==> design/flow/design.v <==
module	DFF(
	clk,
	rstn,
	D,
	Q
);
parameter	datawidth=14;
input	wire	clk;
input	wire	rstn;
input	wire[datawidth-1:0]	D;
output	reg[datawidth-1:0]	Q;
always@(posedge clk or negedge rstn)
begin
	if(~rstn)	Q<='d0;
	else	Q<=D;
end
endmodule
module posedge_detection (
   input  clk,
   input  rstn,
   input  in,
   output out
);
reg r_data_in0;
reg r_data_in1;
assign out = ~r_data_in0 & r_data_in1;
always@(posedge clk or negedge rstn)
begin
	if (!rstn)
	begin
		r_data_in0 <= 0;
		r_data_in1 <= 0;
	end
	else
	begin
		r_data_in0 <= r_data_in1;
		r_data_in1 <= in;
	end
end
endmodule
module shift_9 #(parameter data_width = 14)(
    input [data_width-1:0] din,
	input rstn,clk,
	output wire [data_width-1:0] dout
	);
	reg [data_width-1:0] t0,t1,t2,t3,t4,t5,t6;
	reg [data_width-1:0] t7,t8;
	always@(posedge clk or negedge rstn)
	begin
	  if(~rstn) begin
	    t0 <= 0; t1 <= 0; t2 <= 0; t3 <= 0; t4 <= 0;
	    t5 <= 0; t6 <= 0; t7 <= 0; t8 <= 0;end
	  else begin
	    t0 <= din;
	    t1 <= t0; t2 <= t1; t3 <= t2; t4 <= t3;
	    t5 <= t4; t6 <= t5; t7 <= t6; t8 <= t7;
	  end
	end
	assign dout = t8;
endmodule
module mod_add(
	in1,
	in2,
	_p,
	out
);
input	wire	[14-1:0]	in1;
input	wire	[14-1:0]	in2;
input	wire	[14-1:0]	_p;
output	wire	[14-1:0]	out;
wire	[14:0]	s1;
assign 	s1={1'b0,in1}+{1'b0,in2};
wire	[14:0]	s2;
assign	s2=s1+{1'b0,_p};
assign	out=s2[14]?s2[0+:14]:s1[0+:14];
endmodule
module mod_sub(
	in1,
	in2,
	p,
	out
);
input	wire	[14-1:0]	in1;
input	wire	[14-1:0]	in2;
input	wire	[14-1:0]	p;
output	wire	[14-1:0]	out;
wire	[14:0]	s1;
assign	s1={1'b0,in1}-{1'b0,in2};
wire	[14:0]	s2;
assign	s2={1'b0,p}+s1;
assign	out=s1[14]?s2[0+:14]:s1[0+:14];
endmodule
module old_km(
	input	clk,
	input	rstn,
	input	[14-1:0]in1,
	input	[14-1:0]in2,
	output	[14-1:0]out_L,
	output	[14-1:0]out_H
);
wire	[14/2-1:0]	in1_H;
wire	[14/2-1:0]	in1_L;
assign	in1_H = in1[14/2+:14/2];
assign	in1_L = in1[0+:14/2];
wire	[14/2-1:0]	in2_H;
wire	[14/2-1:0]	in2_L;
assign	in2_H = in2[14/2+:14/2];
assign	in2_L = in2[0+:14/2];
wire	[14-1:0]	p0_D;	 
wire	[14-1:0]	p1_D;	 
wire	[14-1:0]	p0_Q;	 
wire	[14-1:0]	p1_Q;	 
assign	p0_D=in1_L*in2_L;
assign	p1_D=in1_H*in2_H;
DFF #(.datawidth(14)) dff_p0(.clk(clk), .rstn(rstn), .D(p0_D), .Q(p0_Q));
DFF #(.datawidth(14)) dff_p1(.clk(clk), .rstn(rstn), .D(p1_D), .Q(p1_Q));
wire	[2*14-1:0]	p01_D;	 
wire	[2*14-1:0]	p01_Q;	 
assign	p01_D=(in1_L+in1_H)*(in2_L+in2_H);
DFF #(.datawidth(2*14)) dff_p01(.clk(clk), .rstn(rstn), .D(p01_D), .Q(p01_Q));
wire	[2*14-1:0]	s1_D;	 
wire	[2*14-1:0]	s2_D;	 
wire	[2*14-1:0]	s1_Q;	 
wire	[2*14-1:0]	s2_Q;	 
wire	[2*14-1:0]	out;
assign	s1_D={p1_Q,p0_Q};
assign	s2_D=(p01_Q+(~p1_Q+1'b1)+(~p0_Q+1'b1))<<(14/2);
DFF #(.datawidth(2*14)) dff_s1(.clk(clk), .rstn(rstn), .D(s1_D), .Q(s1_Q));
DFF #(.datawidth(2*14)) dff_s2(.clk(clk), .rstn(rstn), .D(s2_D), .Q(s2_Q));
assign	out=s1_Q+s2_Q;
assign	out_L=out[0+:14];
assign	out_H=out[14+:14];
endmodule
module km_mm(
	input	clk,
	input	rstn,
	input	[14-1:0]in1,
	input	[14-1:0]in2,
	input	[14-1:0]mu,
	input	[14-1:0]p,
	input	[14-1:0]_p,
	output	[14-1:0]out
);
wire	[14-1:0]	mu_Q;
wire	[14-1:0]	mu_QQ;
DFF #(.datawidth(14)) dff_mu1(.clk(clk), .rstn(rstn), .D(mu), .Q(mu_Q));
DFF #(.datawidth(14)) dff_mu2(.clk(clk), .rstn(rstn), .D(mu_Q), .Q(mu_QQ));
wire	[14-1:0]	p_Q;
wire	[14-1:0]	p_QQ;
wire	[14-1:0]	p_QQQ;
wire	[14-1:0]	p_QQQQ;
DFF #(.datawidth(14)) dff_p1(.clk(clk), .rstn(rstn), .D(p), .Q(p_Q));
DFF #(.datawidth(14)) dff_p2(.clk(clk), .rstn(rstn), .D(p_Q), .Q(p_QQ));
DFF #(.datawidth(14)) dff_p3(.clk(clk), .rstn(rstn), .D(p_QQ), .Q(p_QQQ));
DFF #(.datawidth(14)) dff_p4(.clk(clk), .rstn(rstn), .D(p_QQQ), .Q(p_QQQQ));
wire	[14-1:0]	_p_Q;
wire	[14-1:0]	_p_QQ;
wire	[14-1:0]	_p_QQQ;
wire	[14-1:0]	_p_QQQQ;
wire	[14-1:0]	_p_QQQQQ;
wire	[14-1:0]	_p_QQQQQQ;
DFF #(.datawidth(14)) dff__p1(.clk(clk), .rstn(rstn), .D(_p), .Q(_p_Q));
DFF #(.datawidth(14)) dff__p2(.clk(clk), .rstn(rstn), .D(_p_Q), .Q(_p_QQ));
DFF #(.datawidth(14)) dff__p3(.clk(clk), .rstn(rstn), .D(_p_QQ), .Q(_p_QQQ));
DFF #(.datawidth(14)) dff__p4(.clk(clk), .rstn(rstn), .D(_p_QQQ), .Q(_p_QQQQ));
DFF #(.datawidth(14)) dff__p5(.clk(clk), .rstn(rstn), .D(_p_QQQQ), .Q(_p_QQQQQ));
DFF #(.datawidth(14)) dff__p6(.clk(clk), .rstn(rstn), .D(_p_QQQQQ), .Q(_p_QQQQQQ));
wire	[14-1:0]	T_L;
wire	[14-1:0]	T_H_D;
wire	[14-1:0]	T_H_Q;
wire	[14-1:0]	T_H_QQ;
wire	[14-1:0]	T_H_QQQ;
wire	[14-1:0]	T_H_QQQQ;
DFF #(.datawidth(14)) dff_T_H1(.clk(clk), .rstn(rstn), .D(T_H_D), .Q(T_H_Q));
DFF #(.datawidth(14)) dff_T_H2(.clk(clk), .rstn(rstn), .D(T_H_Q), .Q(T_H_QQ));
DFF #(.datawidth(14)) dff_T_H3(.clk(clk), .rstn(rstn), .D(T_H_QQ), .Q(T_H_QQQ));
DFF #(.datawidth(14)) dff_T_H4(.clk(clk), .rstn(rstn), .D(T_H_QQQ), .Q(T_H_QQQQ));
wire	[14-1:0]	c;
wire	[14-1:0]	tmp;
wire	carry_D;
wire	carry_Q;
wire	carry_QQ;
wire	carry_QQQ;
wire	carry_QQQQ;
assign	carry_D=(|T_L);
DFF #(.datawidth(14)) dff_carry1(.clk(clk), .rstn(rstn), .D(carry_D), .Q(carry_Q));
DFF #(.datawidth(14)) dff_carry2(.clk(clk), .rstn(rstn), .D(carry_Q), .Q(carry_QQ));
DFF #(.datawidth(14)) dff_carry3(.clk(clk), .rstn(rstn), .D(carry_QQ), .Q(carry_QQQ));DFF #(.datawidth(14)) dff_carry4(.clk(clk), .rstn(rstn), .D(carry_QQQ), .Q(carry_QQQQ));
old_km old_km1(
	.clk(clk),
	.rstn(rstn),
	.in1(in1),
	.in2(in2),
	.out_L(T_L),
	.out_H(T_H_D)
);
old_km old_km2(
	.clk(clk),
	.rstn(rstn),
	.in1(T_L),
	.in2(mu_QQ),
	.out_L(c),
	.out_H()
);
old_km old_km3(
	.clk(clk),
	.rstn(rstn),
	.in1(c),
	.in2(p_QQQQ),
	.out_L(),
	.out_H(tmp)
);
mod_add ma(
	.in1(T_H_QQQQ+carry_QQQQ),
	.in2(tmp),
	._p(_p_QQQQQQ),
	.out(out)
);
endmodule
module bfu_v1(	
    input	clk,
	input	rstn,
	input	[14-1:0]in1,
	input	[14-1:0]in2,
	input	[14-1:0]gamma,	 
	input	op,
	input	[14-1:0]p,
	input	[14-1:0]_p,
	input	[14-1:0]mu,		 
	output	[14-1:0]out1,
	output	[14-1:0]out2
);
wire    [14-1:0]mux_mm1_in1_D;
wire    [14-1:0]mux_mm1_in1_Q;
wire    [14-1:0]mm1_out_D;
wire    [14-1:0]mm1_out_Q;
wire    [14-1:0]ms1_out;
assign  mux_mm1_in1_D = op?ms1_out:in2;
DFF #(.datawidth(14)) dff_muxmm1in1_1(.clk(clk), .rstn(rstn), .D(mux_mm1_in1_D), .Q(mux_mm1_in1_Q));
wire    [14-1:0]gamma_Q;
DFF #(.datawidth(14)) dff_gamma_1(.clk(clk), .rstn(rstn), .D(gamma), .Q(gamma_Q));
km_mm	mm1(.clk(clk), .rstn(rstn), .in1(mux_mm1_in1_Q), .in2(gamma_Q), .mu(mu), .p(p), ._p(_p), .out(mm1_out_D));
DFF #(.datawidth(14)) dff_mm1out_1(.clk(clk), .rstn(rstn), .D(mm1_out_D), .Q(mm1_out_Q));
wire    [14-1:0]in1_Q;
wire    [14-1:0]in1_QQ;
wire    [14-1:0]in1_QQQ;
wire    [14-1:0]in1_QQQQ;
wire    [14-1:0]in1_QQQQQ;
wire    [14-1:0]in1_QQQQQQ;
wire    [14-1:0]in1_QQQQQQQ;
wire    [14-1:0]in1_QQQQQQQQ;
DFF #(.datawidth(14)) dff_in1_1(.clk(clk), .rstn(rstn), .D(in1),            .Q(in1_Q));
DFF #(.datawidth(14)) dff_in1_2(.clk(clk), .rstn(rstn), .D(in1_Q),          .Q(in1_QQ));
DFF #(.datawidth(14)) dff_in1_3(.clk(clk), .rstn(rstn), .D(in1_QQ),         .Q(in1_QQQ));
DFF #(.datawidth(14)) dff_in1_4(.clk(clk), .rstn(rstn), .D(in1_QQQ),        .Q(in1_QQQQ));
DFF #(.datawidth(14)) dff_in1_5(.clk(clk), .rstn(rstn), .D(in1_QQQQ),       .Q(in1_QQQQQ));
DFF #(.datawidth(14)) dff_in1_6(.clk(clk), .rstn(rstn), .D(in1_QQQQQ),      .Q(in1_QQQQQQ));
DFF #(.datawidth(14)) dff_in1_7(.clk(clk), .rstn(rstn), .D(in1_QQQQQQ),     .Q(in1_QQQQQQQ));
DFF #(.datawidth(14)) dff_in1_8(.clk(clk), .rstn(rstn), .D(in1_QQQQQQQ),    .Q(in1_QQQQQQQQ));
wire    [14-1:0]in2_Q;
wire    [14-1:0]in2_QQ;
wire    [14-1:0]in2_QQQ;
wire    [14-1:0]in2_QQQQ;
wire    [14-1:0]in2_QQQQQ;
wire    [14-1:0]in2_QQQQQQ;
wire    [14-1:0]in2_QQQQQQQ;
wire    [14-1:0]in2_QQQQQQQQ;
DFF #(.datawidth(14)) dff_in2_1(.clk(clk), .rstn(rstn), .D(in2),            .Q(in2_Q));
DFF #(.datawidth(14)) dff_in2_2(.clk(clk), .rstn(rstn), .D(in2_Q),          .Q(in2_QQ));
DFF #(.datawidth(14)) dff_in2_3(.clk(clk), .rstn(rstn), .D(in2_QQ),         .Q(in2_QQQ));
DFF #(.datawidth(14)) dff_in2_4(.clk(clk), .rstn(rstn), .D(in2_QQQ),        .Q(in2_QQQQ));
DFF #(.datawidth(14)) dff_in2_5(.clk(clk), .rstn(rstn), .D(in2_QQQQ),       .Q(in2_QQQQQ));
DFF #(.datawidth(14)) dff_in2_6(.clk(clk), .rstn(rstn), .D(in2_QQQQQ),      .Q(in2_QQQQQQ));
DFF #(.datawidth(14)) dff_in2_7(.clk(clk), .rstn(rstn), .D(in2_QQQQQQ),     .Q(in2_QQQQQQQ));
DFF #(.datawidth(14)) dff_in2_8(.clk(clk), .rstn(rstn), .D(in2_QQQQQQQ),    .Q(in2_QQQQQQQQ));
wire    [14-1:0]mux_ma1_in2;
wire    [14-1:0]ma1_out;
assign  mux_ma1_in2 = op?in2_QQQQQQQQ:mm1_out_Q;
mod_add ma1(.in1(in1_QQQQQQQQ), .in2(mux_ma1_in2), ._p(_p), .out(ma1_out));
wire    [14-1:0]mux_ms1_in1;
wire    [14-1:0]mux_ms1_in2;
assign  mux_ms1_in1 = op?in2:in1_QQQQQQQQ;
assign  mux_ms1_in2 = op?in1:mm1_out_Q;
mod_sub ms1(.in1(mux_ms1_in1), .in2(mux_ms1_in2), .p(p), .out(ms1_out));
assign  out1 = ma1_out;
assign  out2 = op?mm1_out_Q:ms1_out;
endmodule
module ntt_bfu
(
    input                   clk,
    input                   rstn,
    input  [14-1:0] in1,
    input  [14-1:0] in2,
    input  [14-1:0] gamma,
    input                   op,
    output [14-1:0] out1,
    output [14-1:0] out2
);
bfu_v1 bfu1(.clk(clk), .rstn(rstn), .in1(in1), .in2(in2),
            .gamma(gamma), .op(op), .p('d12289), ._p('d1073729535), .mu('d922759167),
            .out1(out1), .out2(out2));
endmodule
==> design/flow/run.sh <==
#!/bin/bash
# the make line also repeats each setting of config.mk as NAME=value (left out here)
make -C /OpenROAD-flow-scripts/flow DESIGN_CONFIG=/design/flow/config.mk WORK_HOME=/design/flow/orfs CLKGATE_MAP_FILE= finish
==> design/flow/config.mk <==
export PLATFORM = sky130hd
export DESIGN_NAME = ntt_bfu
export DESIGN_NICKNAME = ntt_bfu
export VERILOG_FILES = /design/flow/design.v
export SDC_FILE = /design/flow/constraint.sdc
export NUM_CORES = 4
export LEC_CHECK = 0
export CAP_MARGIN = 10
export CELL_PAD_IN_SITES_DETAIL_PLACEMENT = 1
export CELL_PAD_IN_SITES_GLOBAL_PLACEMENT = 3
export CORE_MARGIN = 2
export CORE_UTILIZATION = 27
export CTS_CLUSTER_DIAMETER = 48
export CTS_CLUSTER_SIZE = 62
export GPL_TIMING_DRIVEN = 0
export HOLD_SLACK_MARGIN = -0.05
export MAX_ROUTING_LAYER = met4
export MIN_ROUTING_LAYER = met2
export PLACE_DENSITY_LB_ADDON = 0.1
export SLEW_MARGIN = 20
export TNS_END_PERCENT = 40
==> design/flow/constraint.sdc <==
create_clock -name core_clock -period 4.99 [get_ports {clk}]
set_input_delay 0.9980 -clock core_clock [delete_from_list [all_inputs] [get_ports {clk}]]
set_output_delay 0.9980 -clock core_clock [all_outputs]
set_load 0.01 [all_outputs]
==> results of run 1 <==
[what timing repair did]
item / CTS / global route
gates cloned: 1 / 2
setup buffers: 81 / 73
pin swaps: 78 / 102
resized: 342 / 219
endpoints found under the setup margin: 60 / 63
[final cells by class]
type / instances / share of cell area, %
plain buffers: 20 / 0.676
well taps: 1488 / 4.75
inverters: 349 / 3.35
diodes: 2 / 0.0128
clock buffers: 80 / 4.91
flip-flops and latches: 528 / 33.7
multi-input cells: 1779 / 45.6
clock inverters: 52 / 1.83
repair buffers: 225 / 5.12
[per-layer routing]
metal | vias up | global-route usage (%) | share of wire (%)
li1 | 9424 | - | -
met1 | 10500 | - | 0
met2 | 7059 | 25.8 | 56
met3 | 246 | 30.8 | 41
met4 | 0 | 3.25 | 2.8
met5 | - | - | 0
[stage by stage]
step	worst slack, ns	hold slack (ns)	cell area, um2	TNS, ns
global placement	-20.47	0.331	33200	-
CTS	-0.925	0.337	37600	-15.58
floorplan	-0.507	0.331	30600	-2.30
detailed placement	-1.75	0.336	33400	-49.62
finish	-0.896	0.334	39200	-13.98
global route	-1.15	0.338	39200	-21.01
==> flow_metrics.env, run 1 <==
# physical design summary
export IMPL_final_nets=3548
export IMPL_async_s_r_ff_share_synth_pct=100
export IMPL_worstHoldEndpoint="bfu1.dff_in2_3.Q[10]$_DFF_PN0_"
export IMPL_first_global_vias=33500
export IMPL_cp_startpoint="bfu1.dff_gamma_1.Q[7]$_DFF_PN0_"
export IMPL_io_buffers=71
export IMPL_rrSetupSlack_ns=-0.90
export IMPL_critical_path_peak_fanout=6
export IMPL_tritoncts_num_buffers=71
export IMPL_simple_gate_area_share_pct=8.77
export IMPL_endpoints_failing_hold=0
export IMPL_worstPathRequired_ns=5.51
export IMPL_clk_pin_slew_worst_paths_ns=0.07
export IMPL_holdBufCountCts=0
export IMPL_crit_buf_inv=5
export IMPL_final_setup_skew_ns=0.0358
export IMPL_r2r_cells=26
export IMPL_via_count=27200
export IMPL_depth_of_the_critical_timing_path_with_buffers_and_inverters_included=26
export IMPL_stdcell_count=4523
export IMPL_largest_area_cell="sky130_fd_sc_hd__dfrtp_1"
export IMPL_seq_area_frac_synth_pct=43.5
export IMPL_dp_hpwl_um=61300
export IMPL_dp_cells=4246
export IMPL_ys_cells=2681
export IMPL_synthCells=2681
export IMPL_setup_viol=35
export IMPL_drtAntennaViolNets=0
export IMPL_synth_comb_largest_family="adder cells"
export IMPL_floorplan_initialDensity_pct=27.3
export IMPL_post_route_period_util_pct=118
export IMPL_r2r_start="bfu1.dff_gamma_1.Q[7]$_DFF_PN0_"
export IMPL_worst_slew_pin_transition_ns=0.938
export IMPL_tool_warnings=50
export IMPL_yosys_area_mm2=0.0303
export IMPL_drt_vias_per_instance=6.01
export IMPL_floorplan_die_area_mm2=0.115
export IMPL_startpoint_type="flop"
export IMPL_postSynthNetCount=3255
export IMPL_worstSetupEndpoint="bfu1.mm1.old_km1.dff_p01.Q[15]$_DFF_PN0_"
export IMPL_grt_overflow=0
export IMPL_min_delay_path_depth=0
export IMPL_htree_num_levels=3
export IMPL_synth_mux_area_fraction_pct=2.31
export IMPL_remaining_drc_errors=0
export IMPL_clockRootBuffer="sky130_fd_sc_hd__clkbuf_16"
export IMPL_core_area_mm2=0.111
export IMPL_finish_utilization_pct=35.3
export IMPL_synth_main_ff_cell="sky130_fd_sc_hd__dfrtp_1"
export IMPL_grt_max_degree=105
export IMPL_gp_routability_congestion=0.846
export IMPL_clock_tree_from_tritoncts="done"
export IMPL_synth_warning_count=10
export IMPL_cts_sink_count=528
export IMPL_register_area_mm2=0.0132
export IMPL_synth_top_area_share_pct=43.5
export IMPL_post_synth_cell_area_avg_um2=11.3
export IMPL_die_y_size_um=339
export IMPL_synth_top_cell_by_count="sky130_fd_sc_hd__dfrtp_1"
export IMPL_cts_max_path_buffers=3
export IMPL_logic_area_mm2=0.0179
export IMPL_layout_area_overhead_vs_synth_pct=29.3
export IMPL_final_max_slew_violation_count=0
export IMPL_hold_path_startpoint="bfu1.dff_in2_2.Q[10]$_DFF_PN0_"
export IMPL_grt_setup_unrepaired="true"
export IMPL_timing_setup_critical_path_class="flop to flop"
export IMPL_edf_count=0
export IMPL_top_cells_by_count="528 x sky130_fd_sc_hd__dfrtp_1, 381 x sky130_fd_sc_hd__ha_1, 349 x sky130_fd_sc_hd__inv_1"
export IMPL_totalWireLength_um=83100
export IMPL_syn_area_mm2=0.0303
export IMPL_timing_max_cap_violations=0
export IMPL_tightest_slew_margin_relative_to_the_limit_pct=36.8
export IMPL_num_fill_cells=12100
export IMPL_min_delay_worst_type="flop to flop"
export IMPL_timing_critical_path_to_type="flop"
export IMPL_ys_ff=528
export IMPL_synth_area_top_cells="sky130_fd_sc_hd__dfrtp_1 44%, sky130_fd_sc_hd__ha_1 16%, sky130_fd_sc_hd__fa_1 9.8%, sky130_fd_sc_hd__xnor2_1 4.7%, sky130_fd_sc_hd__inv_1 4.3%"
export IMPL_grt_use_total_pct=22.8
export IMPL_core_rowCount=122
export IMPL_violations="setup timing"
export IMPL_netlist_cell_type_count=66
export IMPL_detailed_route_wire_length_per_cell_um=18.4
export IMPL_crit_path_top_delay_cell="sky130_fd_sc_hd__fa_1"
export IMPL_antenna_violations_before_repair=0
export IMPL_crit_reg2reg_capture="bfu1.mm1.old_km1.dff_p01.Q[15]$_DFF_PN0_"
export IMPL_cpMostUsedCell="sky130_fd_sc_hd__fa_1"
export IMPL_clock_latency_ns=0.63
export IMPL_aoi_share_pct=8.57
export IMPL_period_minus_slack_ns=5.89
export IMPL_setup_slack_ns=-0.896
export IMPL_grt_first_pass_wirelength_um=130000
export IMPL_timing_critical_path_slowest_cell_delay_ns=0.53
export IMPL_xor_area_share_pct=6.63
export IMPL_max_freq_mhz=170
export IMPL_synth_adder_area_share_pct=25.5
export IMPL_cp_top_family="adder cells"
export IMPL_drt_iter0_drc=1879
export IMPL_outcome="complete, but fails checks"
export IMPL_io_pins=73
export IMPL_die_width_um=339
export IMPL_drtPass1Iterations=5
export IMPL_worstPathArrival_ns=6.40
==> run 2: changes to the inputs <==
Settings changed: ABC_AREA from default to 1, CAP_MARGIN 10 to 20, CELL_PAD_IN_SITES_DETAIL_PLACEMENT 1 to default, CELL_PAD_IN_SITES_GLOBAL_PLACEMENT 3 to default, CORE_UTILIZATION 27 to 72, CTS_CLUSTER_DIAMETER 48 to default, CTS_CLUSTER_SIZE 62 to default, GPL_TIMING_DRIVEN 0 to default, HOLD_SLACK_MARGIN -0.05 to default, MAX_ROUTING_LAYER met4 to default, MIN_ROUTING_LAYER met2 to default, PLACE_DENSITY from default to 0.78, PLACE_DENSITY_LB_ADDON 0.1 to default, SETUP_SLACK_MARGIN from default to 1.01, TNS_END_PERCENT 40 to default.
Clock period 4.99 ns to 3.59 ns, I/O delays scaled along.
==> run 2 against run 1 <==
  * The flow now stops in clock tree synthesis (4_1_cts)
  * Area after synthesis increased by 3.4%
  * Synthesized cell count rose by 22%
  * Die size is 61% lower
==> flow_metrics.env, run 2 <==
# source this file to load flow results
export IMPL_outcome="stopped before the end"
export IMPL_failed_stage="clock tree synthesis (4_1_cts)"
export IMPL_error_message="[ERROR DPL-0038] Utilization greater than 100%, impossible to legalize"
export IMPL_io_pins=73
export IMPL_floorplan_die_area_mm2=0.0453
export IMPL_seq_area_frac_synth_pct=42.1
export IMPL_dp_hpwl_um=68800
export IMPL_io_buffers=72
export IMPL_synth_top_area_share_pct=42.1
export IMPL_core_rowCount=76
export IMPL_synth_area_top_cells="sky130_fd_sc_hd__dfrtp_1 42%, sky130_fd_sc_hd__ha_1 15%, sky130_fd_sc_hd__fa_1 9.4%, sky130_fd_sc_hd__nand2_1 8.1%, sky130_fd_sc_hd__inv_1 6.8%"
export IMPL_xor_area_share_pct=5.56
export IMPL_gp_routability_congestion=0.975
export IMPL_die_y_size_um=213
export IMPL_ys_ff=528
export IMPL_async_s_r_ff_share_synth_pct=100
export IMPL_die_width_um=213
export IMPL_aoi_share_pct=6.03
export IMPL_core_area_mm2=0.0431
export IMPL_ys_cells=3278
export IMPL_netlist_cell_type_count=49
export IMPL_synth_mux_area_fraction_pct=0.0319
export IMPL_synth_main_ff_cell="sky130_fd_sc_hd__dfrtp_1"
export IMPL_synth_top_cell_by_count="sky130_fd_sc_hd__nand2_1"
export IMPL_synth_adder_area_share_pct=24.6
export IMPL_synthCells=3278
export IMPL_synth_comb_largest_family="adder cells"
export IMPL_simple_gate_area_share_pct=14.4
export IMPL_top_cells_by_count="677 x sky130_fd_sc_hd__nand2_1, 569 x sky130_fd_sc_hd__inv_1, 528 x sky130_fd_sc_hd__dfrtp_1"
export IMPL_syn_area_mm2=0.0314
export IMPL_edf_count=0
export IMPL_synth_warning_count=10
export IMPL_postSynthNetCount=3852
export IMPL_largest_area_cell="sky130_fd_sc_hd__dfrtp_1"
export IMPL_yosys_area_mm2=0.0314
export IMPL_floorplan_initialDensity_pct=72.9
export IMPL_post_synth_cell_area_avg_um2=9.57
## run 2: through the flow
step | cells | instance area (um2) | worst slack, ns
floorplan | 3278 | 32800 | -1.49
global placement | 4387 | 37600 | -1.56
detailed placement | 4387 | 37600 | -1.64
==> run 3: changes to the inputs <==
Settings changed: CTS_CLUSTER_DIAMETER from default to 370, CTS_CLUSTER_SIZE from default to 98, PLACE_DENSITY 0.78 to 0.37, SETUP_SLACK_MARGIN 1.01 to 1.06, TNS_END_PERCENT from default to 5.
Clock period 3.59 ns to 3.65 ns, I/O delays scaled along.
==> run 3 against run 2 <==
  * The run fails in global routing (5_1_grt)
  * Die size is the same
  * Area after synthesis is the same
  * Synthesized cell count is the same
==> flow_metrics.env, run 3 <==
# source this file to load flow results
export IMPL_outcome="stopped before the end"
export IMPL_failed_stage="global routing (5_1_grt)"
export IMPL_error_message="[ERROR GRT-0232] Routing congestion too high. Check the congestion heatmap in the GUI."
export IMPL_postSynthNetCount=3852
export IMPL_synth_area_top_cells="sky130_fd_sc_hd__dfrtp_1 42%, sky130_fd_sc_hd__ha_1 15%, sky130_fd_sc_hd__fa_1 9.4%, sky130_fd_sc_hd__nand2_1 8.1%, sky130_fd_sc_hd__inv_1 6.8%"
export IMPL_ys_cells=3278
export IMPL_async_s_r_ff_share_synth_pct=100
export IMPL_aoi_share_pct=6.03
export IMPL_synth_warning_count=10
export IMPL_clockRootBuffer="sky130_fd_sc_hd__clkbuf_16"
export IMPL_synth_main_ff_cell="sky130_fd_sc_hd__dfrtp_1"
export IMPL_grt_use_total_pct=72.4
export IMPL_edf_count=0
export IMPL_grt_overflow=14
export IMPL_gp_routability_congestion=0.970
export IMPL_cts_max_path_buffers=3
export IMPL_yosys_area_mm2=0.0314
export IMPL_core_area_mm2=0.0431
export IMPL_core_rowCount=76
export IMPL_io_buffers=72
export IMPL_htree_num_levels=1
export IMPL_largest_area_cell="sky130_fd_sc_hd__dfrtp_1"
export IMPL_syn_area_mm2=0.0314
export IMPL_synth_comb_largest_family="adder cells"
export IMPL_dp_cells=4417
export IMPL_seq_area_frac_synth_pct=42.1
export IMPL_holdBufCountCts=0
export IMPL_synth_adder_area_share_pct=24.6
export IMPL_post_synth_cell_area_avg_um2=9.57
export IMPL_xor_area_share_pct=5.56
export IMPL_netlist_cell_type_count=49
export IMPL_dp_hpwl_um=65700
export IMPL_die_width_um=213
export IMPL_synth_top_cell_by_count="sky130_fd_sc_hd__nand2_1"
export IMPL_io_pins=73
export IMPL_synth_mux_area_fraction_pct=0.0319
export IMPL_synthCells=3278
export IMPL_cts_sink_count=528
export IMPL_die_y_size_um=213
export IMPL_tritoncts_num_buffers=9
export IMPL_top_cells_by_count="677 x sky130_fd_sc_hd__nand2_1, 569 x sky130_fd_sc_hd__inv_1, 528 x sky130_fd_sc_hd__dfrtp_1"
export IMPL_post_place_ws_ns=-1.66
export IMPL_floorplan_die_area_mm2=0.0453
export IMPL_ys_ff=528
export IMPL_synth_top_area_share_pct=42.1
export IMPL_floorplan_initialDensity_pct=72.9
export IMPL_placement_cell_area_mm2=0.0367
export IMPL_simple_gate_area_share_pct=14.4
[run 3: repair_timing]
item,in CTS
setup buffers,25
resized,327
setup endpoints to repair,145
pin swaps,166
[run 3: per-stage QoR]
step,TNS [ns]
after floorplan,-32.17
after global placement,-65.67
after detailed placement,-78.11
after CTS,-64.80
[run 3: routing by layer]
layer,overflow,global-route usage (%)
met5,0,34.6
met4,7,73.8
met3,0,56.7
met2,7,90.2
met1,0,70.1
==> run 4: changes to the inputs <==
Settings changed: CTS_CLUSTER_DIAMETER 370 to 400, PLACE_DENSITY 0.37 to 0.6, SETUP_SLACK_MARGIN 1.06 to default, TNS_END_PERCENT 5 to default.
Clock period 3.65 ns to 4.26 ns, I/O delays scaled along.
==> run 4 against run 3 <==
  * The flow again stops in global routing (5_1_grt)
  * Area after synthesis is the same
  * Die size is the same
  * Synthesized cell count is the same
==> flow_metrics.env, run 4 <==
# source this file to load flow results
export IMPL_synth_adder_area_share_pct=24.6
export IMPL_io_buffers=72
export IMPL_post_place_ws_ns=-1.02
export IMPL_die_width_um=213
export IMPL_edf_count=0
export IMPL_dp_hpwl_um=64600
export IMPL_outcome="stopped before the end"
export IMPL_simple_gate_area_share_pct=14.4
export IMPL_htree_num_levels=1
export IMPL_core_area_mm2=0.0431
export IMPL_holdBufCountCts=0
export IMPL_synth_warning_count=10
export IMPL_floorplan_die_area_mm2=0.0453
export IMPL_aoi_share_pct=6.03
export IMPL_placement_cell_area_mm2=0.0358
export IMPL_xor_area_share_pct=5.56
export IMPL_top_cells_by_count="677 x sky130_fd_sc_hd__nand2_1, 569 x sky130_fd_sc_hd__inv_1, 528 x sky130_fd_sc_hd__dfrtp_1"
export IMPL_error_message="[ERROR GRT-0232] Routing congestion too high. Check the congestion heatmap in the GUI."
export IMPL_clockRootBuffer="sky130_fd_sc_hd__clkbuf_16"
export IMPL_die_y_size_um=213
export IMPL_synth_mux_area_fraction_pct=0.0319
export IMPL_tritoncts_num_buffers=9
export IMPL_synth_top_cell_by_count="sky130_fd_sc_hd__nand2_1"
export IMPL_failed_stage="global routing (5_1_grt)"
export IMPL_netlist_cell_type_count=49
export IMPL_ys_cells=3278
export IMPL_cts_max_path_buffers=3
export IMPL_largest_area_cell="sky130_fd_sc_hd__dfrtp_1"
export IMPL_synth_area_top_cells="sky130_fd_sc_hd__dfrtp_1 42%, sky130_fd_sc_hd__ha_1 15%, sky130_fd_sc_hd__fa_1 9.4%, sky130_fd_sc_hd__nand2_1 8.1%, sky130_fd_sc_hd__inv_1 6.8%"
export IMPL_dp_cells=4252
export IMPL_core_rowCount=76
export IMPL_synth_main_ff_cell="sky130_fd_sc_hd__dfrtp_1"
export IMPL_io_pins=73
export IMPL_yosys_area_mm2=0.0314
export IMPL_post_synth_cell_area_avg_um2=9.57
export IMPL_grt_use_total_pct=83.0
export IMPL_syn_area_mm2=0.0314
export IMPL_cts_sink_count=528
export IMPL_synth_top_area_share_pct=42.1
export IMPL_grt_overflow=341
export IMPL_gp_routability_congestion=0.963
export IMPL_ys_ff=528
export IMPL_seq_area_frac_synth_pct=42.1
export IMPL_synth_comb_largest_family="adder cells"
export IMPL_floorplan_initialDensity_pct=72.9
export IMPL_postSynthNetCount=3852
export IMPL_synthCells=3278
export IMPL_async_s_r_ff_share_synth_pct=100
-- run 4: per-layer routing --
layer,overflow,global-route usage [%]
met2,189,95.9
met3,16,72.0
met4,130,82.6
met5,0,43.2
met1,6,82.8
-- run 4: metrics by stage --
stage	hold WS [ns]	util (%)
3_5_place_dp	0.335	83.2
4_1_cts	0.249	89.0
2_1_floorplan	0.331	-
3_3_place_gp	0.332	83.2
-- run 4: what timing repair did --
item | CTS
resized | 468
endpoints found under the setup margin | 73
pin swaps | 220
gates cloned | 5
buffers inserted | 111
==> run 5: changes to the inputs <==
Settings changed: ABC_AREA 1 to default, CAP_MARGIN 20 to 40, CELL_PAD_IN_SITES_DETAIL_PLACEMENT from default to 0, CORE_UTILIZATION 72 to 66, CTS_CLUSTER_DIAMETER 400 to 167, CTS_CLUSTER_SIZE 98 to default, GPL_TIMING_DRIVEN from default to 1, HOLD_SLACK_MARGIN from default to -0.05, MAX_ROUTING_LAYER from default to met4, PLACE_DENSITY 0.6 to default, TNS_END_PERCENT from default to 40.
Clock period 4.26 ns to 4.99 ns, I/O delays scaled along.
==> run 5 against run 4 <==
  * Area after synthesis decreased by 3.3%
  * Die size increased by 5.4%
  * Now fails the layout checks on setup timing
  * Synthesized cell count decreased by 18%
==> flow_metrics.env, run 5 <==
# physical design summary
export IMPL_antenna_violations_before_repair=4
export IMPL_rrSetupSlack_ns=-0.71
export IMPL_worst_slew_pin_transition_ns=0.760
export IMPL_xor_area_share_pct=6.63
export IMPL_via_count=21300
export IMPL_simple_gate_area_share_pct=8.77
export IMPL_remaining_drc_errors=0
export IMPL_yosys_area_mm2=0.0303
export IMPL_worstPathArrival_ns=6.20
export IMPL_clock_tree_from_tritoncts="done"
export IMPL_outcome="complete, but fails checks"
export IMPL_crit_path_top_delay_cell="sky130_fd_sc_hd__fa_1"
export IMPL_cp_top_family="adder cells"
export IMPL_grt_setup_unrepaired="true"
export IMPL_timing_setup_critical_path_class="flop to flop"
export IMPL_post_place_ws_ns=-0.845
export IMPL_final_nets=3700
export IMPL_critical_path_peak_fanout=3
export IMPL_clock_latency_ns=0.62
export IMPL_detailed_route_wire_length_per_cell_um=20.1
export IMPL_synth_top_area_share_pct=43.5
export IMPL_edf_count=0
export IMPL_synth_mux_area_fraction_pct=2.31
export IMPL_post_synth_cell_area_avg_um2=11.3
export IMPL_syn_area_mm2=0.0303
export IMPL_cts_sink_count=528
export IMPL_grt_overflow=0
export IMPL_htree_num_levels=2
export IMPL_drt_vias_per_instance=5.64
export IMPL_synth_main_ff_cell="sky130_fd_sc_hd__dfrtp_1"
export IMPL_cp_startpoint="bfu1.dff_gamma_1.Q[1]$_DFF_PN0_"
export IMPL_crit_reg2reg_capture="bfu1.mm1.old_km1.dff_p01.Q[15]$_DFF_PN0_"
export IMPL_ys_ff=528
export IMPL_netlist_cell_type_count=66
export IMPL_drtAntennaViolNets=0
export IMPL_final_max_slew_violation_count=0
export IMPL_largest_area_cell="sky130_fd_sc_hd__dfrtp_1"
export IMPL_clockRootBuffer="sky130_fd_sc_hd__clkbuf_16"
export IMPL_worstHoldEndpoint="bfu1.mm1.dff_T_H4.Q[11]$_DFF_PN0_"
export IMPL_synth_comb_largest_family="adder cells"
export IMPL_postSynthNetCount=3255
export IMPL_synth_top_cell_by_count="sky130_fd_sc_hd__dfrtp_1"
export IMPL_violations="setup timing"
export IMPL_ys_cells=2681
export IMPL_aoi_share_pct=8.57
export IMPL_first_global_vias=22400
export IMPL_grt_max_degree=128
export IMPL_period_minus_slack_ns=5.70
export IMPL_tritoncts_num_buffers=54
export IMPL_worstPathRequired_ns=5.48
export IMPL_floorplan_die_area_mm2=0.0477
export IMPL_worstSetupEndpoint="bfu1.mm1.old_km1.dff_p01.Q[15]$_DFF_PN0_"
export IMPL_endpoints_failing_hold=0
export IMPL_synth_warning_count=10
export IMPL_dp_hpwl_um=51800
export IMPL_async_s_r_ff_share_synth_pct=100
export IMPL_tightest_slew_margin_relative_to_the_limit_pct=49.3
export IMPL_io_pins=73
export IMPL_synth_area_top_cells="sky130_fd_sc_hd__dfrtp_1 44%, sky130_fd_sc_hd__ha_1 16%, sky130_fd_sc_hd__fa_1 9.8%, sky130_fd_sc_hd__xnor2_1 4.7%, sky130_fd_sc_hd__inv_1 4.3%"
export IMPL_startpoint_type="flop"
export IMPL_drt_iter0_drc=1219
export IMPL_grt_first_pass_wirelength_um=117000
export IMPL_crit_path_cell_trace="ha_1, a21o_1, a21oi_1, o21bai_1, a21oi_2, o21bai_1, a21oi_2, nand2b_1, fa_1, fa_1, inv_1, fa_1, inv_1, fa_1, inv_2, ha_4, a21boi_4, o21ai_1, nand2b_1, a21o_1, a41o_1, o41a_1, xnor2_1"
export IMPL_hold_path_startpoint="bfu1.mm1.dff_T_H3.Q[11]$_DFF_PN0_"
export IMPL_post_route_period_util_pct=114
export IMPL_top_cells_by_count="528 x sky130_fd_sc_hd__dfrtp_1, 381 x sky130_fd_sc_hd__ha_1, 349 x sky130_fd_sc_hd__inv_1"
export IMPL_depth_of_the_critical_timing_path_with_buffers_and_inverters_included=23
export IMPL_drtPass1Iterations=6
export IMPL_timing_critical_path_slowest_cell_delay_ns=0.51
export IMPL_min_delay_worst_type="flop to flop"
export IMPL_r2r_start="bfu1.dff_gamma_1.Q[1]$_DFF_PN0_"
export IMPL_timing_critical_path_to_type="flop"
export IMPL_floorplan_initialDensity_pct=66.9
export IMPL_layout_area_overhead_vs_synth_pct=24.3
export IMPL_core_rowCount=78
export IMPL_cpMostUsedCell="sky130_fd_sc_hd__fa_1"
export IMPL_tool_warnings=50
export IMPL_synthCells=2681
export IMPL_setup_slack_ns=-0.714
export IMPL_io_buffers=72
export IMPL_final_setup_skew_ns=0.0150
export IMPL_die_width_um=218
export IMPL_min_delay_path_depth=0
export IMPL_seq_area_frac_synth_pct=43.5
export IMPL_clk_pin_slew_worst_paths_ns=0.06
export IMPL_crit_buf_inv=3
export IMPL_die_y_size_um=218
export IMPL_gp_routability_congestion=0.935
export IMPL_synth_adder_area_share_pct=25.5
export IMPL_cts_max_path_buffers=3
export IMPL_totalNegativeSetupSlack_ns=-8.03
export IMPL_timing_max_cap_violations=0
export IMPL_setup_viol=32
export IMPL_r2r_cells=23
export IMPL_grt_use_total_pct=32.4
export IMPL_max_freq_mhz=175
export IMPL_totalWireLength_um=75800
export IMPL_core_area_mm2=0.0454
[run 5: final cells by class]
| class | instances | area [um2] |
|---|---|---|
| diodes | 2 | 5.00 |
| clock buffers | 74 | 1510 |
| clock inverters | 26 | 375 |
| fillers | 2438 | 7650 |
| inverters | 349 | 1310 |
| multi-input cells | 1779 | 17100 |
| flip-flops and latches | 528 | 13200 |
| well taps | 600 | 751 |
| repair buffers | 414 | 3420 |
[run 5: metal layers]
metal  track usage [%]  share of wire [%]
met5                 -                  0
met4              10.8                4.0
met3              4.52                4.2
met2              53.5                 51
met1              41.5                 41
[run 5: metrics by stage]
stage | instances | utilization (%) | hold slack [ns] | instance area [um2]
2_1_floorplan | 2681 | - | 0.331 | 30600
3_3_place_gp | 3573 | 74.5 | 0.331 | 33800
3_5_place_dp | 3573 | 74.5 | 0.335 | 33800
4_1_cts | 3722 | 80.4 | 0.339 | 36500
5_1_grt | 3772 | 83.1 | 0.348 | 37700
6_report | 3772 | 83.1 | 0.338 | 37700
[run 5: what timing repair did]
action                                  in CTS  in global routing
resized                                    217                179
buffers inserted                            48                 49
pin swaps                                   48                114
endpoints found under the setup margin      40                 56
hold buffers                                 0                  0
gates cloned                                 1                  2
==> run 6: changes to the inputs <==
Settings changed: ABC_AREA from default to 1, CAP_MARGIN 40 to 20, CELL_PAD_IN_SITES_DETAIL_PLACEMENT 0 to default, CORE_UTILIZATION 66 to 57, CTS_CLUSTER_DIAMETER 167 to default, CTS_CLUSTER_SIZE from default to 98, GPL_TIMING_DRIVEN 1 to default, HOLD_SLACK_MARGIN -0.05 to default, MAX_ROUTING_LAYER met4 to default, PLACE_DENSITY from default to 0.6, TNS_END_PERCENT 40 to default.
Clock period 4.99 ns to 3.65 ns, I/O delays scaled along.
==> run 6 against run 5 <==
  * Still fails the layout checks on setup timing
  * Synthesized cell count grew 22%
  * Sequential cell count is the same
  * Hold slack lost 0.25 ns
  * Sequential share of layout area shrank 5.2 points
  * Cell count grew 28%
  * Via count grew 19%
  * Global-route usage shrank 2.6 points
  * Register-to-register slack lost 0.78 ns
  * Area after synthesis grew 3.4%
  * Critical endpoint is now bfu1.mm1.old_km1.dff_p01.Q[14]$_DFF_PN0_
==> flow_metrics.env, run 6 <==
# physical design summary
export IMPL_outcome="complete, but fails checks"
export IMPL_violations="setup timing"
export IMPL_drt_iter0_drc=1659
export IMPL_critical_path_peak_fanout=4
export IMPL_cts_sink_count=528
export IMPL_r2r_cells=26
export IMPL_clock_tree_from_tritoncts="done"
export IMPL_grt_max_degree=101
export IMPL_dp_hpwl_um=58900
export IMPL_setup_viol=88
export IMPL_final_nets=4663
export IMPL_synth_mux_area_fraction_pct=0.0319
export IMPL_drtAntennaViolNets=0
export IMPL_timing_setup_critical_path_class="flop to flop"
export IMPL_finish_utilization_pct=80.9
export IMPL_layout_area_overhead_vs_synth_pct=41.1
export IMPL_synth_adder_area_share_pct=24.6
export IMPL_die_width_um=239
export IMPL_first_global_vias=26400
export IMPL_final_max_slew_violation_count=0
export IMPL_synth_top_cell_by_count="sky130_fd_sc_hd__nand2_1"
export IMPL_drtPass1Iterations=5
export IMPL_floorplan_die_area_mm2=0.0570
export IMPL_post_synth_cell_area_avg_um2=9.57
export IMPL_min_delay_worst_type="input pin to asynchronous set/reset pin"
export IMPL_via_count=25400
export IMPL_final_setup_skew_ns=0.0244
export IMPL_ys_ff=528
export IMPL_clock_latency_ns=0.63
export IMPL_netlist_cell_type_count=49
export IMPL_gp_routability_congestion=0.896
export IMPL_startpoint_type="flop"
export IMPL_io_buffers=72
export IMPL_r2r_start="bfu1.dff_gamma_1.Q[0]$_DFF_PN0_"
export IMPL_aoi_share_pct=6.03
export IMPL_synth_area_top_cells="sky130_fd_sc_hd__dfrtp_1 42%, sky130_fd_sc_hd__ha_1 15%, sky130_fd_sc_hd__fa_1 9.4%, sky130_fd_sc_hd__nand2_1 8.1%, sky130_fd_sc_hd__inv_1 6.8%"
export IMPL_xor_area_share_pct=5.56
export IMPL_grt_first_pass_wirelength_um=133000
export IMPL_stdcell_area_mm2=0.0443
export IMPL_grt_setup_unrepaired="true"
export IMPL_stdcell_count=4840
export IMPL_timing_max_cap_violations=0
export IMPL_depth_of_the_critical_timing_path_with_buffers_and_inverters_included=26
export IMPL_endpoints_failing_hold=0
export IMPL_grt_use_total_pct=29.7
export IMPL_floorplan_initialDensity_pct=57.3
export IMPL_cpMostUsedCell="sky130_fd_sc_hd__fa_1"
export IMPL_cp_top_family="adder cells"
export IMPL_cts_max_path_buffers=3
export IMPL_synth_top_area_share_pct=42.1
export IMPL_worstSetupEndpoint="bfu1.mm1.old_km1.dff_p01.Q[14]$_DFF_PN0_"
export IMPL_core_area_mm2=0.0548
export IMPL_placement_cell_area_mm2=0.0376
export IMPL_htree_num_levels=2
export IMPL_io_pins=73
export IMPL_yosys_area_mm2=0.0314
export IMPL_detailed_route_wire_length_per_cell_um=18.1
export IMPL_seq_area_frac_synth_pct=42.1
export IMPL_totalWireLength_um=87700
export IMPL_clk_pin_slew_worst_paths_ns=0.06
export IMPL_cp_startpoint="bfu1.dff_gamma_1.Q[0]$_DFF_PN0_"
export IMPL_largest_area_cell="sky130_fd_sc_hd__dfrtp_1"
export IMPL_period_minus_slack_ns=5.14
export IMPL_dp_cells=4546
export IMPL_core_rowCount=86
export IMPL_worst_slew_pin_transition_ns=0.849
export IMPL_simple_gate_area_share_pct=14.4
export IMPL_post_place_ws_ns=-1.59
export IMPL_async_s_r_ff_share_synth_pct=100
export IMPL_worstPathRequired_ns=4.19
export IMPL_post_route_period_util_pct=141
export IMPL_timing_critical_path_to_type="flop"
export IMPL_grt_overflow=0
export IMPL_drt_vias_per_instance=5.26
export IMPL_synth_main_ff_cell="sky130_fd_sc_hd__dfrtp_1"
export IMPL_holdBufCountCts=0
export IMPL_rrSetupSlack_ns=-1.49
export IMPL_synth_comb_largest_family="adder cells"
export IMPL_crit_reg2reg_capture="bfu1.mm1.old_km1.dff_p01.Q[14]$_DFF_PN0_"
export IMPL_antenna_violations_before_repair=2
export IMPL_synthCells=3278
export IMPL_crit_buf_inv=4
export IMPL_postSynthNetCount=3852
export IMPL_worstPathArrival_ns=5.69
export IMPL_tritoncts_num_buffers=54
export IMPL_edf_count=0
export IMPL_clockRootBuffer="sky130_fd_sc_hd__clkbuf_16"
export IMPL_ys_cells=3278
export IMPL_setup_slack_ns=-1.49
export IMPL_tool_warnings=49
export IMPL_top_cells_by_count="677 x sky130_fd_sc_hd__nand2_1, 569 x sky130_fd_sc_hd__inv_1, 528 x sky130_fd_sc_hd__dfrtp_1"
export IMPL_synth_warning_count=10
export IMPL_crit_path_top_delay_cell="sky130_fd_sc_hd__fa_1"
export IMPL_max_freq_mhz=194
export IMPL_die_y_size_um=239
export IMPL_syn_area_mm2=0.0314
export IMPL_timing_critical_path_slowest_cell_delay_ns=0.50
export IMPL_remaining_drc_errors=0
export IMPL_tightest_slew_margin_relative_to_the_limit_pct=43.4
==> run 6: cell type report <==
cell class              count  area [um2]
clock inverters            35         566
multi-input cells        2152       19400
diodes                      1        2.50
flip-flops and latches    528       13200
clock buffers              67        1450
well taps                 704         881
inverters                 571        2170
fillers                  3176       10500
repair buffers            782        6590
==> run 6: metal layers <==
layer | GRT usage (%) | share of wire [%]
met1 | 39.4 | 42
met2 | 51.2 | 51
met3 | 3.70 | 4.1
met4 | 9.34 | 3.5
met5 | 0 | 0
==> run 6: what timing repair did <==
item,4_1_cts,5_1_grt
gates resized,584,304
pin swaps,271,236
buffers inserted,137,83
cloned,4,0
endpoints found under the setup margin,89,93
==> run 6: stage by stage <==
step	hold WS (ns)	setup TNS, ns
2_1_floorplan	0.331	-16.24
3_3_place_gp	0.332	-60.85
3_5_place_dp	0.335	-66.62
4_1_cts	0.140	-42.54
5_1_grt	0.161	-61.54
6_report	0.0838	-49.04
==> run 7: changes to the inputs <==
Settings changed: CAP_MARGIN 20 to 0, CORE_UTILIZATION 57 to 72, CTS_CLUSTER_DIAMETER from default to 349, CTS_CLUSTER_SIZE 98 to 100, PLACE_DENSITY 0.6 to 0.38, SETUP_SLACK_MARGIN from default to -0.22, TNS_END_PERCENT from default to 10.
Clock period 3.65 ns to 2.25 ns, I/O delays scaled along.
==> run 7 against run 6 <==
  * The run now fails in global routing (5_1_grt)
  * Die size shrank 21%
  * Area after synthesis is the same
  * Synthesized cell count is the same
==> flow_metrics.env, run 7 <==
# source this file to load flow results
export IMPL_synth_warning_count=10
export IMPL_grt_overflow=43
export IMPL_synth_top_cell_by_count="sky130_fd_sc_hd__nand2_1"
export IMPL_cts_sink_count=528
export IMPL_die_width_um=213
export IMPL_post_synth_cell_area_avg_um2=9.57
export IMPL_synth_area_top_cells="sky130_fd_sc_hd__dfrtp_1 42%, sky130_fd_sc_hd__ha_1 15%, sky130_fd_sc_hd__fa_1 9.4%, sky130_fd_sc_hd__nand2_1 8.1%, sky130_fd_sc_hd__inv_1 6.8%"
export IMPL_clockRootBuffer="sky130_fd_sc_hd__clkbuf_16"
export IMPL_netlist_cell_type_count=49
export IMPL_cts_max_path_buffers=3
export IMPL_yosys_area_mm2=0.0314
export IMPL_dp_hpwl_um=73300
export IMPL_postSynthNetCount=3852
export IMPL_failed_stage="global routing (5_1_grt)"
export IMPL_synth_top_area_share_pct=42.1
export IMPL_tritoncts_num_buffers=9
export IMPL_ys_cells=3278
export IMPL_htree_num_levels=1
export IMPL_core_area_mm2=0.0431
export IMPL_die_y_size_um=213
export IMPL_edf_count=0
export IMPL_top_cells_by_count="677 x sky130_fd_sc_hd__nand2_1, 569 x sky130_fd_sc_hd__inv_1, 528 x sky130_fd_sc_hd__dfrtp_1"
export IMPL_synth_mux_area_fraction_pct=0.0319
export IMPL_gp_routability_congestion=0.997
export IMPL_simple_gate_area_share_pct=14.4
export IMPL_synth_main_ff_cell="sky130_fd_sc_hd__dfrtp_1"
export IMPL_post_place_ws_ns=-3.10
export IMPL_seq_area_frac_synth_pct=42.1
export IMPL_async_s_r_ff_share_synth_pct=100
export IMPL_outcome="stopped before the end"
export IMPL_largest_area_cell="sky130_fd_sc_hd__dfrtp_1"
export IMPL_io_pins=73
export IMPL_io_buffers=72
export IMPL_floorplan_die_area_mm2=0.0453
export IMPL_error_message="[ERROR GRT-0116] Global routing finished with congestion. Check the congestion regions in the DRC Viewer."
export IMPL_synth_comb_largest_family="adder cells"
export IMPL_synthCells=3278
export IMPL_synth_adder_area_share_pct=24.6
export IMPL_dp_cells=4524
export IMPL_floorplan_initialDensity_pct=72.9
export IMPL_xor_area_share_pct=5.56
export IMPL_grt_use_total_pct=67.1
export IMPL_core_rowCount=76
export IMPL_ys_ff=528
export IMPL_syn_area_mm2=0.0314
export IMPL_aoi_share_pct=6.03
-- run 7: per-stage QoR --
step	instance area, um2	util, %
after floorplan	31800	-
after global placement	37800	87.8
after detailed placement	37800	87.8
after CTS	40000	92.7
-- run 7: metal layers --
metal	GRT overflow	GRT usage [%]
met1	1	65.9
met2	18	89.1
met3	0	45.8
met4	23	68.1
met5	1	18.5
-- run 7: timing repair --
action	in CTS
gates resized	368
hold endpoints to repair	43
hold buffers	1
setup endpoints to repair	154
setup buffers	38
pin swaps	143
==> run 8: changes to the inputs <==
Settings changed: ABC_AREA 1 to default, CAP_MARGIN 0 to 20, CELL_PAD_IN_SITES_DETAIL_PLACEMENT from default to 2, CORE_UTILIZATION 72 to 20, CTS_CLUSTER_DIAMETER 349 to default, CTS_CLUSTER_SIZE 100 to 78, GPL_TIMING_DRIVEN from default to 1, HOLD_SLACK_MARGIN from default to 0.19, PLACE_DENSITY 0.38 to default, PLACE_DENSITY_LB_ADDON from default to 0.04, SETUP_SLACK_MARGIN -0.22 to 0.73, TNS_END_PERCENT 10 to default.
Clock period 2.25 ns to 8.79 ns, I/O delays scaled along.
==> run 8 against run 7 <==
  * Now clean on timing, DRC and antenna
  * Die size rose to 3.4 times the previous value
  * Synthesized cell count is 18% lower
  * Area after synthesis fell by 3.3%
==> flow_metrics.env, run 8 <==
# physical design summary
export IMPL_postSynthNetCount=3255
export IMPL_grt_setup_unrepaired="true"
export IMPL_crit_path_cell_trace="buf_6, nand2b_1, nand2_1, ha_1, fa_1, a211oi_2, o21ai_1, a221o_1, a21o_1, xor2_1, o311ai_4, xor2_4, or4_1, xor2_1, clkdlybuf4s50_1"
export IMPL_syn_area_mm2=0.0303
export IMPL_crit_reg2reg_capture="bfu1.mm1.old_km1.dff_p01.Q[15]$_DFF_PN0_"
export IMPL_stdcell_count=4880
export IMPL_totalNegativeSetupSlack_ns=0
export IMPL_final_max_slew_violation_count=0
export IMPL_detailed_route_wire_length_per_cell_um=17.5
export IMPL_startpoint_type="input pin"
export IMPL_met1_resource_use_gr_pct=14.3
export IMPL_core_area_mm2=0.150
export IMPL_critical_path_peak_fanout=34
export IMPL_ys_cells=2681
export IMPL_htree_num_levels=3
export IMPL_tritoncts_num_buffers=70
export IMPL_period_minus_slack_ns=7.82
export IMPL_dp_hpwl_um=68600
export IMPL_via_count=19400
export IMPL_worst_slew_pin_transition_ns=1.10
export IMPL_met2_usage_pct=19.8
export IMPL_largest_area_cell="sky130_fd_sc_hd__dfrtp_1"
export IMPL_top_cells_by_count="528 x sky130_fd_sc_hd__dfrtp_1, 381 x sky130_fd_sc_hd__ha_1, 349 x sky130_fd_sc_hd__inv_1"
export IMPL_clk_pin_slew_worst_paths_ns=0.06
export IMPL_num_fill_cells=16600
export IMPL_tool_warnings=51
export IMPL_seq_area_frac_synth_pct=43.5
export IMPL_antenna_violations_before_repair=3
export IMPL_hold_path_startpoint="bfu1.mm1.dff_T_H1.Q[8]$_DFF_PN0_"
export IMPL_grt_use_total_pct=11.3
export IMPL_core_rowCount=142
export IMPL_remaining_drc_errors=0
export IMPL_timing_critical_path_slowest_cell_delay_ns=0.56
export IMPL_layout_area_overhead_vs_synth_pct=18.8
export IMPL_endpoints_failing_hold=0
export IMPL_synth_warning_count=10
export IMPL_netlist_cell_type_count=66
export IMPL_simple_gate_area_share_pct=8.77
export IMPL_max_freq_mhz=128
export IMPL_synth_area_top_cells="sky130_fd_sc_hd__dfrtp_1 44%, sky130_fd_sc_hd__ha_1 16%, sky130_fd_sc_hd__fa_1 9.8%, sky130_fd_sc_hd__xnor2_1 4.7%, sky130_fd_sc_hd__inv_1 4.3%"
export IMPL_timing_max_cap_violations=0
export IMPL_setup_viol=0
export IMPL_drt_iter0_drc=576
export IMPL_r2r_start="bfu1.dff_gamma_1.Q[8]$_DFF_PN0_"
export IMPL_grt_max_degree=160
export IMPL_setup_slack_ns=0.970
export IMPL_io_pins=73
export IMPL_clock_tree_from_tritoncts="done"
export IMPL_cpMostUsedCell="sky130_fd_sc_hd__xor2_1"
export IMPL_globalRouteMet3Util_pct=1.54
export IMPL_post_synth_cell_area_avg_um2=11.3
export IMPL_timing_setup_critical_path_class="input pin to output pin"
export IMPL_drtAntennaViolNets=0
export IMPL_finish_utilization_pct=24.0
export IMPL_worstHoldEndpoint="bfu1.mm1.dff_T_H2.Q[8]$_DFF_PN0_"
export IMPL_final_nets=3386
export IMPL_dp_cells=4755
export IMPL_xor_area_share_pct=6.63
export IMPL_crit_buf_inv=2
export IMPL_worstPathArrival_ns=6.06
export IMPL_tightest_slew_margin_relative_to_the_limit_pct=26.0
export IMPL_ys_ff=528
export IMPL_grt_first_pass_wirelength_um=137000
export IMPL_synth_top_area_share_pct=43.5
export IMPL_async_s_r_ff_share_synth_pct=100
export IMPL_cp_top_family="AND-OR/OR-AND gates"
export IMPL_post_route_period_util_pct=89.0
export IMPL_layer_with_the_highest_usage_after_global_routing="met2"
export IMPL_register_area_mm2=0.0132
export IMPL_holdBufCountCts=0
export IMPL_post_place_ws_ns=0.663
export IMPL_cp_startpoint="op"
export IMPL_first_global_vias=23000
export IMPL_synth_comb_largest_family="adder cells"
export IMPL_synth_main_ff_cell="sky130_fd_sc_hd__dfrtp_1"
export IMPL_worstPathRequired_ns=7.03
export IMPL_drt_vias_per_instance=3.97
export IMPL_clockRootBuffer="sky130_fd_sc_hd__clkbuf_16"
export IMPL_cts_max_path_buffers=3
export IMPL_depth_of_the_critical_timing_path_with_buffers_and_inverters_included=15
export IMPL_r2r_cells=23
export IMPL_rrSetupSlack_ns=1.85
export IMPL_min_delay_path_depth=0
export IMPL_floorplan_initialDensity_pct=20.2
export IMPL_aoi_share_pct=8.57
export IMPL_die_width_um=394
export IMPL_outcome="complete, no violations"
export IMPL_logic_area_mm2=0.0158
export IMPL_clock_latency_ns=0.65
export IMPL_io_buffers=72
export IMPL_final_setup_skew_ns=0.0258
export IMPL_cts_sink_count=528
export IMPL_drtPass1Iterations=4
export IMPL_totalWireLength_um=85200
export IMPL_min_delay_worst_type="flop to flop"
export IMPL_grt_overflow=0
export IMPL_synthCells=2681
export IMPL_worstSetupEndpoint="out1[10]"
export IMPL_crit_path_top_delay_cell="sky130_fd_sc_hd__clkdlybuf4s50_1"
export IMPL_timing_critical_path_to_type="output pin"
export IMPL_edf_count=0
export IMPL_die_y_size_um=394
export IMPL_synth_adder_area_share_pct=25.5
export IMPL_yosys_area_mm2=0.0303
export IMPL_gp_routability_congestion=0.773
export IMPL_synth_top_cell_by_count="sky130_fd_sc_hd__dfrtp_1"
export IMPL_floorplan_die_area_mm2=0.155
export IMPL_synth_mux_area_fraction_pct=2.31
## run 8: layer usage
metal	part of all wire [%]	up-vias
met5	0	-
met4	2.0	0
met3	2.3	103
met2	50	158
met1	46	10000
li1	-	9121
## run 8: what timing repair did
| action | in CTS | in global routing |
|---|---|---|
| buffers inserted | 0 | 1 |
| endpoints found under the setup margin | 5 | 13 |
| pin swaps | 0 | 2 |
| resized | 3 | 7 |
| cloned | 0 | 0 |
| hold endpoints to repair | 0 | 0 |
## run 8: layout make-up
type                    instances  share of cell area [%]
inverters                     349                    3.63
diodes                          2                  0.0139
multi-input cells            1779                    43.8
clock buffers                  94                    5.56
repair buffers                 84                    2.37
flip-flops and latches        528                    36.7
well taps                    2016                    7.00
clock inverters                28                   0.983
## run 8: per-stage QoR
stage / area [um2] / hold slack [ns]
final: 36000 / 0.329
after floorplan: 30300 / 0.331
after global routing: 36000 / 0.335
after global placement: 33600 / 0.332
after detailed placement: 33600 / 0.336
after CTS: 36000 / 0.317
==> run 9: changes to the inputs <==
Settings changed: ABC_AREA from default to 0, CAP_MARGIN 20 to 10, CELL_PAD_IN_SITES_DETAIL_PLACEMENT 2 to default, CORE_ASPECT_RATIO from default to 0.55, CORE_UTILIZATION 20 to 43, CTS_CLUSTER_SIZE 78 to 38, GPL_ROUTABILITY_DRIVEN from default to 1, HOLD_SLACK_MARGIN 0.19 to default, MIN_ROUTING_LAYER from default to met2, PLACE_DENSITY from default to 0.84, PLACE_DENSITY_LB_ADDON 0.04 to default, SETUP_SLACK_MARGIN 0.73 to default, TNS_END_PERCENT from default to 15.
Clock period 8.79 ns to 6.5 ns, I/O delays scaled along.
==> run 9 against run 8 <==
  * Now fails the layout checks on setup timing
  * Sequential cell count did not move
  * Utilization rose by 26 points
  * Critical path depth did not move
  * Sequential share of layout area rose by 1.4 points
  * Synthesized cell count did not move
  * Worst setup slack got worse by 1.1 ns
  * Design area fell by 3.7%
  * Register-to-register slack got worse by 1.7 ns
  * First-iteration DRC count rose to 7.6 times the previous value
  * Area after synthesis did not move
  * Critical endpoint is now out2[7]
  * Largest cell class unchanged
  * Highest routed layer is now met5
==> flow_metrics.env, run 9 <==
# physical design summary
export IMPL_setup_slack_ns=-0.164
export IMPL_drtAntennaViolNets=0
export IMPL_worstPathRequired_ns=5.20
export IMPL_worstHoldEndpoint="bfu1.dff_in2_7.Q[8]$_DFF_PN0_"
export IMPL_max_freq_mhz=150
export IMPL_io_pins=73
export IMPL_clockRootBuffer="sky130_fd_sc_hd__clkbuf_16"
export IMPL_syn_area_mm2=0.0303
export IMPL_dp_cells=3754
export IMPL_die_width_um=362
export IMPL_stdcell_area_mm2=0.0347
export IMPL_totalWireLength_um=72800
export IMPL_worst_slew_pin_transition_ns=1.25
export IMPL_floorplan_initialDensity_pct=43.3
export IMPL_layout_area_overhead_vs_synth_pct=14.3
export IMPL_r2r_cells=26
export IMPL_min_delay_path_depth=0
export IMPL_timing_critical_path_to_type="output pin"
export IMPL_synth_comb_largest_family="adder cells"
export IMPL_grt_max_degree=158
export IMPL_tightest_slew_margin_relative_to_the_limit_pct=16.5
export IMPL_floorplan_die_area_mm2=0.0728
export IMPL_edf_count=0
export IMPL_clock_latency_ns=0.60
export IMPL_cts_max_path_buffers=3
export IMPL_synth_adder_area_share_pct=25.5
export IMPL_via_count=27600
export IMPL_crit_path_top_delay_cell="sky130_fd_sc_hd__clkdlybuf4s50_1"
export IMPL_post_route_period_util_pct=103
export IMPL_outcome="complete, but fails checks"
export IMPL_crit_buf_inv=4
export IMPL_synth_mux_area_fraction_pct=2.31
export IMPL_yosys_area_mm2=0.0303
export IMPL_cts_sink_count=528
export IMPL_antenna_violations_before_repair=1
export IMPL_grt_overflow=0
export IMPL_io_buffers=72
export IMPL_post_synth_cell_area_avg_um2=11.3
export IMPL_timing_setup_critical_path_class="input pin to output pin"
export IMPL_stdcell_count=3852
export IMPL_grt_setup_unrepaired="true"
export IMPL_violations="setup timing"
export IMPL_setup_viol=2
export IMPL_crit_path_cell_trace="clkdlybuf4s50_1, mux2_2, ha_1, a21o_1, nand4_1, buf_4, and4_1, o31a_1, o21a_2, buf_4, o21a_2, o2111ai_2, xor2_1, mux2_2, clkdlybuf4s50_1"
export IMPL_first_global_vias=31900
export IMPL_aoi_share_pct=8.57
export IMPL_logic_area_mm2=0.0158
export IMPL_timing_critical_path_slowest_cell_delay_ns=0.53
export IMPL_synthCells=2681
export IMPL_detailed_route_wire_length_per_cell_um=18.9
export IMPL_synth_top_cell_by_count="sky130_fd_sc_hd__dfrtp_1"
export IMPL_synth_main_ff_cell="sky130_fd_sc_hd__dfrtp_1"
export IMPL_ys_ff=528
export IMPL_postSynthNetCount=3255
export IMPL_holdBufCountCts=0
export IMPL_final_setup_skew_ns=0.0173
export IMPL_die_y_size_um=201
export IMPL_crit_reg2reg_capture="bfu1.mm1.old_km1.dff_p01.Q[15]$_DFF_PN0_"
export IMPL_placement_cell_area_mm2=0.0329
export IMPL_gp_routability_congestion=1.01
-- run 9: layout make-up --
type | instances | share of cell area [%]
diodes | 14 | 0.101
clock buffers | 57 | 3.58
flip-flops and latches | 528 | 38.1
repair buffers | 175 | 4.50
multi-input cells | 1779 | 45.6
clock inverters | 25 | 1.01
well taps | 925 | 3.34
inverters | 349 | 3.78
-- run 9: per-stage QoR --
stage	hold slack [ns]	setup WS (ns)
finish	0.336	-0.164
global route	0.346	-0.217
CTS	0.340	-0.0878
detailed placement	0.335	-0.191
global placement	0.331	-0.171
floorplan	0.331	0.231
-- run 9: routing by layer --
layer	wire length, um	track usage, %
met1	0	-
met2	33300	31.3
met3	33300	45.8
met4	5110	4.86
met5	1160	18.6
-- run 9: timing repair --
action | 4_1_cts | 5_1_grt
resized | 11 | 21
endpoints found under the setup margin | 12 | 31
pin swaps | 2 | 5
gates cloned | 0 | 0
buffers inserted | 1 | 1
